==> trial 10 <==
==> flow/design.v <==
module  CONV(
	input				clk,
	input				rst_n,
	input 				mode,
	input       		in_valid,
	output reg			out_valid,
	output 		[13:0] 	AWADDR,
	output		 [7:0] 	AWLEN,
	output 				AWVALID,
	input 				AWREADY,
	output reg  [31:0]	WDATA,
	output 				WVALID,
	input 				WREADY,
	output 		[13:0] 	ARADDR,
	output 		 [7:0] 	ARLEN,
	output 				ARVALID,
	input 				ARREADY,
	input		[31:0] 	RDATA,
	input 				RVALID,
	output reg			RREADY
);
localparam WEIGHT1 	= 20'hABC2E;
localparam WEIGHT2 	= 20'hB52E2;
localparam WEIGHT3 	= 20'hAF5C4;
localparam WEIGHT4 	= 20'hE5518;
localparam WEIGHT5 	= 20'h71650;
localparam WEIGHT6 	= 20'hA938B;
localparam WEIGHT7 	= 20'h5251F;
localparam WEIGHT8 	= 20'h7DFC0;
localparam WEIGHT9 	= 20'hEB885;
localparam BIAS 	= 16'h1310;
localparam IDLE 	= 4'd0;
localparam CONV_K1 	= 4'd1;
localparam CONV_K2 	= 4'd2;
localparam CONV_K3 	= 4'd3;
localparam CONV_K4 	= 4'd4;
localparam CONV_K5 	= 4'd5;
localparam CONV_K6 	= 4'd6;
localparam CONV_K7 	= 4'd7;
localparam CONV_K8 	= 4'd8;
localparam CONV_K9 	= 4'd9;
localparam RELU 	= 4'd10;
localparam MUL 		= 4'd11;
localparam READ 	= 4'd12;
localparam WRITE_L0 = 4'd13;
localparam POOL 	= 4'd14;
localparam WRITE_L1 = 4'd15;
reg  		 [3:0] 	state_r, state_w, state_tmp;
reg  		 [5:0]	cnt_x, cnt_y;
reg					mode_;
wire 			 	is_up, is_down, is_left, is_right;
wire 				skip_mul;
wire 		[11:0] 	P1, P2, P3, P4, P5, P6, P7, P8, P9;
wire 		[15:0]  data_in;
wire 		[19:0] 	weight;
reg  signed	[35:0] 	product;
reg 				mul_fin;
reg  signed [36:0]	conv_result;
wire 		[31:0]	relu_result;
reg 		[31:0] 	max_pool_result;
wire 				update_mp_result;
assign is_up 	= (cnt_y == 6'd0  || (cnt_y == 6'd1  && mode_));
assign is_down 	= (cnt_y == 6'd63 || (cnt_y == 6'd62 && mode_));
assign is_left 	= (cnt_x == 6'd0  || (cnt_x == 6'd1  && mode_));
assign is_right = (cnt_x == 6'd63 || (cnt_x == 6'd62 && mode_));
assign skip_mul   = (state_tmp == CONV_K1 && (is_up || is_left)) 	||
					(state_tmp == CONV_K2 && (is_up))				||
					(state_tmp == CONV_K3 && (is_up || is_right)) 	||
					(state_tmp == CONV_K4 && (is_left))				||
					(state_tmp == CONV_K6 && (is_right)) 			||
					(state_tmp == CONV_K7 && (is_down || is_left)) 	||
					(state_tmp == CONV_K8 && (is_down)) 			||
					(state_tmp == CONV_K9 && (is_down || is_right));
assign P1 = (mode_ == 1'b0) ? {cnt_y, cnt_x} - 7'd65 : {cnt_y, cnt_x} - 8'd130;
assign P2 = (mode_ == 1'b0) ? {cnt_y, cnt_x} - 7'd64 : {cnt_y, cnt_x} - 8'd128;
assign P3 = (mode_ == 1'b0) ? {cnt_y, cnt_x} - 6'd63 : {cnt_y, cnt_x} - 7'd126;
assign P4 = (mode_ == 1'b0) ? {cnt_y, cnt_x} - 1'd1  : {cnt_y, cnt_x} - 2'd2  ;
assign P5 = (mode_ == 1'b0) ? {cnt_y, cnt_x}		 : {cnt_y, cnt_x}         ;
assign P6 = (mode_ == 1'b0) ? {cnt_y, cnt_x} + 1'd1	 : {cnt_y, cnt_x} + 2'd2  ;
assign P7 = (mode_ == 1'b0) ? {cnt_y, cnt_x} + 6'd63 : {cnt_y, cnt_x} + 7'd126;
assign P8 = (mode_ == 1'b0) ? {cnt_y, cnt_x} + 7'd64 : {cnt_y, cnt_x} + 8'd128;
assign P9 = (mode_ == 1'b0) ? {cnt_y, cnt_x} + 7'd65 : {cnt_y, cnt_x} + 8'd130;
assign data_in = RDATA[31:16];
assign weight = (state_tmp == CONV_K1) ? WEIGHT1 :
				(state_tmp == CONV_K2) ? WEIGHT2 :
				(state_tmp == CONV_K3) ? WEIGHT3 :
				(state_tmp == CONV_K4) ? WEIGHT4 :
				(state_tmp == CONV_K5) ? WEIGHT5 :
				(state_tmp == CONV_K6) ? WEIGHT6 :
				(state_tmp == CONV_K7) ? WEIGHT7 :
				(state_tmp == CONV_K8) ? WEIGHT8 :
				(state_tmp == CONV_K9) ? WEIGHT9 : 20'd0;
assign ARADDR = (state_tmp == CONV_K1) ? P1 :
				(state_tmp == CONV_K2) ? P2 :
				(state_tmp == CONV_K3) ? P3 :
				(state_tmp == CONV_K4) ? P4 :
				(state_tmp == CONV_K5) ? P5 :
				(state_tmp == CONV_K6) ? P6 :
				(state_tmp == CONV_K7) ? P7 :
				(state_tmp == CONV_K8) ? P8 :
				(state_tmp == CONV_K9) ? P9 : 14'd0;
assign ARLEN = 8'd0;
assign ARVALID = (state_r == READ) && (~skip_mul) && (state_tmp != RELU);
assign AWADDR = (state_r == POOL) ? {4'b1000, cnt_y[5:1], cnt_x[5:1]} : {1'b1, cnt_y, cnt_x};
assign AWLEN = 8'd0;
assign AWVALID = (state_r == RELU || state_r == POOL);
assign WVALID = (state_r == WRITE_L0 || state_r == WRITE_L1);
assign relu_result = (conv_result[36]) ? 32'd0 : conv_result[31:0];
assign update_mp_result = ((WDATA > max_pool_result) && WVALID);
always @(*) begin
	case(state_r)
		IDLE: 		state_w = (in_valid) ? READ : IDLE;
		READ: 		state_w = (ARREADY && ~skip_mul) ? state_tmp : READ;
		CONV_K1: 	state_w = (skip_mul) ? READ : ((RVALID) ? MUL : CONV_K1); 
		CONV_K2: 	state_w = (skip_mul) ? READ : ((RVALID) ? MUL : CONV_K2);
		CONV_K3: 	state_w = (skip_mul) ? READ : ((RVALID) ? MUL : CONV_K3);
		CONV_K4: 	state_w = (skip_mul) ? READ : ((RVALID) ? MUL : CONV_K4);
		CONV_K5: 	state_w = (skip_mul) ? READ : ((RVALID) ? MUL : CONV_K5);
		CONV_K6: 	state_w = (skip_mul) ? READ : ((RVALID) ? MUL : CONV_K6);
		CONV_K7: 	state_w = (skip_mul) ? READ : ((RVALID) ? MUL : CONV_K7);
		CONV_K8: 	state_w = (skip_mul) ? READ : ((RVALID) ? MUL : CONV_K8);
		CONV_K9: 	state_w = (skip_mul) ? RELU : ((RVALID) ? MUL : CONV_K9);
		MUL: 		state_w = (state_tmp == CONV_K9) ? RELU : READ;
		RELU: 		state_w = (AWREADY) ? WRITE_L0 : RELU;
		WRITE_L0: 	state_w = (WREADY) ? ((cnt_x[0] && cnt_y[0]) ? POOL : READ) : WRITE_L0;
		POOL: 		state_w = (AWREADY) ? WRITE_L1 : POOL;
		WRITE_L1: 	state_w = (WREADY) ? ((cnt_x[5:1] == 5'd31 && cnt_y[5:1] == 5'd31) ? IDLE : READ) : WRITE_L1;
	endcase
end
always @(posedge clk or negedge rst_n) begin
	if (!rst_n)	state_r <= IDLE;
	else 		state_r <= state_w;
end
always @(posedge clk or negedge rst_n) begin
	if (!rst_n)								state_tmp <= CONV_K1;
	else if (state_r == RELU)				state_tmp <= CONV_K1;
	else if (state_r == MUL) 				state_tmp <= state_tmp + 4'd1;
	else if (state_r == READ && skip_mul) 	state_tmp <= state_tmp + 4'd1;
end
always @(posedge clk or negedge rst_n) begin
	if (!rst_n)	begin
		cnt_x <= 6'd0;
		cnt_y <= 6'd0;
	end
	else if (state_r == WRITE_L0 && WREADY) begin
		cnt_x <= {cnt_x[5:1], cnt_x[0] + 1'd1};
		cnt_y <= (cnt_x[0]) ? {cnt_y[5:1], cnt_y[0] + 1'd1} : cnt_y;
	end
	else if (state_r == WRITE_L1 && WREADY) begin
		cnt_x <= {cnt_x[5:1] + 5'd1, cnt_x[0]};
		cnt_y <= (cnt_x[5:1] == 5'd31) ? {cnt_y[5:1] + 1'd1, cnt_y[0]} : cnt_y;
	end
end
always @(posedge clk or negedge rst_n) begin
	if (!rst_n)			RREADY <= 1'b0;
	else if (ARVALID)	RREADY <= 1'b1;
	else if (RVALID) 	RREADY <= 1'b0;
end
always @(posedge clk or negedge rst_n) begin
	if (!rst_n)					product <= 36'd0;
	else if (state_w == MUL)	product <= $signed(data_in) * $signed(weight);
end
always @(posedge clk or negedge rst_n) begin
	if (!rst_n)					mul_fin <= 1'b0;
	else if (state_w == MUL) 	mul_fin <= 1'b1;
	else 						mul_fin <= 1'b0;
end
always @(posedge clk or negedge rst_n) begin
	if (!rst_n)					conv_result <= BIAS;
	else if (WVALID && WREADY) 	conv_result <= BIAS;
	else if (mul_fin) 			conv_result <= conv_result + product;
end
always @(posedge clk or negedge rst_n) begin
	if (!rst_n)								max_pool_result <= 32'd0;
	else if (state_r == WRITE_L1 && WREADY) max_pool_result <= 32'd0;
	else if (update_mp_result) 				max_pool_result <= WDATA;
end
always @(posedge clk or negedge rst_n) begin
	if (!rst_n)						WDATA <= 32'd0;
	else if (state_w == WRITE_L0)	WDATA <= relu_result;
	else if (state_w == WRITE_L1)	WDATA <= max_pool_result;
	else 							WDATA <= WDATA;
end
always @(posedge clk or negedge rst_n) begin
	if (!rst_n)							out_valid <= 1'b0;
	else if (WREADY && state_w == IDLE) out_valid <= 1'b1;
	else 								out_valid <= 1'b0;
end
always @(posedge clk or negedge rst_n) begin
	if (!rst_n)			mode_ <= 1'b0;
	else if (in_valid) 	mode_ <= mode;
	else 				mode_ <= mode_;
end
endmodule
==> flow/run.sh <==
#!/bin/bash
# the make line also repeats each setting of config.mk as NAME=value (left out here)
make -C /OpenROAD-flow-scripts/flow DESIGN_CONFIG=/design/flow/config.mk WORK_HOME=/design/flow/orfs CLKGATE_MAP_FILE= finish
==> flow/config.mk <==
export PLATFORM = sky130hd
export DESIGN_NAME = CONV
export DESIGN_NICKNAME = CONV
export VERILOG_FILES = /design/flow/design.v
export SDC_FILE = /design/flow/constraint.sdc
export NUM_CORES = 4
export LEC_CHECK = 0
export ABC_AREA = 1
export CAP_MARGIN = 20
export CORE_MARGIN = 2
export CORE_UTILIZATION = 60
export CTS_CLUSTER_SIZE = 95
export SLEW_MARGIN = 20
==> flow/constraint.sdc <==
create_clock -name core_clock -period 5.17 [get_ports {clk}]
set_input_delay 1.0340 -clock core_clock [delete_from_list [all_inputs] [get_ports {clk}]]
set_output_delay 1.0340 -clock core_clock [all_outputs]
set_load 0.01 [all_outputs]
==> inputs of trial 73, as changes to trial 10 <==
Settings changed: CELL_PAD_IN_SITES_DETAIL_PLACEMENT set to 0, CORE_UTILIZATION 60 to 28, CTS_CLUSTER_DIAMETER set to 355, CTS_CLUSTER_SIZE 95 to 99, GPL_ROUTABILITY_DRIVEN set to 1, PLACE_DENSITY set to 0.87, TNS_END_PERCENT set to 15.
==> flow/constraint.sdc (replaced) <==
create_clock -name core_clock -period 12.4 [get_ports {clk}]
set_input_delay 2.4800 -clock core_clock [delete_from_list [all_inputs] [get_ports {clk}]]
set_output_delay 2.4800 -clock core_clock [all_outputs]
set_load 0.01 [all_outputs]
==> inputs of build 59, as changes to trial 10 <==
Settings changed: ABC_AREA 1 to 0, CAP_MARGIN 20 to 0, CORE_UTILIZATION 60 to 72, CTS_CLUSTER_DIAMETER set to 372, SETUP_SLACK_MARGIN set to -0.51.
==> inputs of trial 61, as changes to trial 10 <==
Settings changed: CORE_UTILIZATION 60 to 72, CTS_CLUSTER_SIZE 95 to not set.
==> flow/constraint.sdc (replaced) <==
create_clock -name core_clock -period 9.54 [get_ports {clk}]
set_input_delay 1.9080 -clock core_clock [delete_from_list [all_inputs] [get_ports {clk}]]
set_output_delay 1.9080 -clock core_clock [all_outputs]
set_load 0.01 [all_outputs]
==> notes <==
- Trial 73 ran to the end with no violations. Build 59 died in global routing (5_1_grt) (ODB-0269). Trial 61 produced a clean layout. Trial 10 produced a layout that fails on setup timing.
- Between build 59 and trial 10, the lower synthesized area is in build 59 (gap 2.6%, measured against trial 10).
- Die area: trial 73 > trial 10 > trial 61 > build 59.
- First-iteration DRC count, lowest first: trial 73, trial 10, trial 61.
- Routed wire length, highest first: trial 10, trial 61, trial 73.
- In flip-flop count, trial 61 and trial 73 do not differ.
==> figures <==
| item | trial 73 | build 59 | trial 10 | trial 61 |
|---|---|---|---|---|
| Result of the run | timing/DRC/antenna clean | aborted with a tool error | complete, but fails checks | timing/DRC/antenna clean |
| Stage where the flow stopped | - | global routing (5_1_grt) | - | - |
| Reasons for failing layout checks | - | - | setup timing | - |
| Share of the cycle needed by the critical path after routing | 78.7% | - | 134% | 91.5% |
| Number of nets at the end of the flow | 3992 | - | 4353 | 4016 |
| Accumulated negative setup slack | 0 ns | - | -43.11 ns | 0 ns |
| Stage-log warning count | 56 | - | 61 | 60 |
| Clk pin slew, worst setup/hold paths | 0.08 ns | - | 0.07 ns | 0.09 ns |
| Critical setup path kind | reg -> reg | - | reg -> reg | reg -> reg |
| Chip area from the yosys synthesis statistics | 24800 um^2 | 24200 um^2 | 24800 um^2 | 24800 um^2 |
| Maximum operating frequency | 102 MHz | - | 144 MHz | 115 MHz |
| Final WL | 73600 um | - | 86500 um | 78500 um |
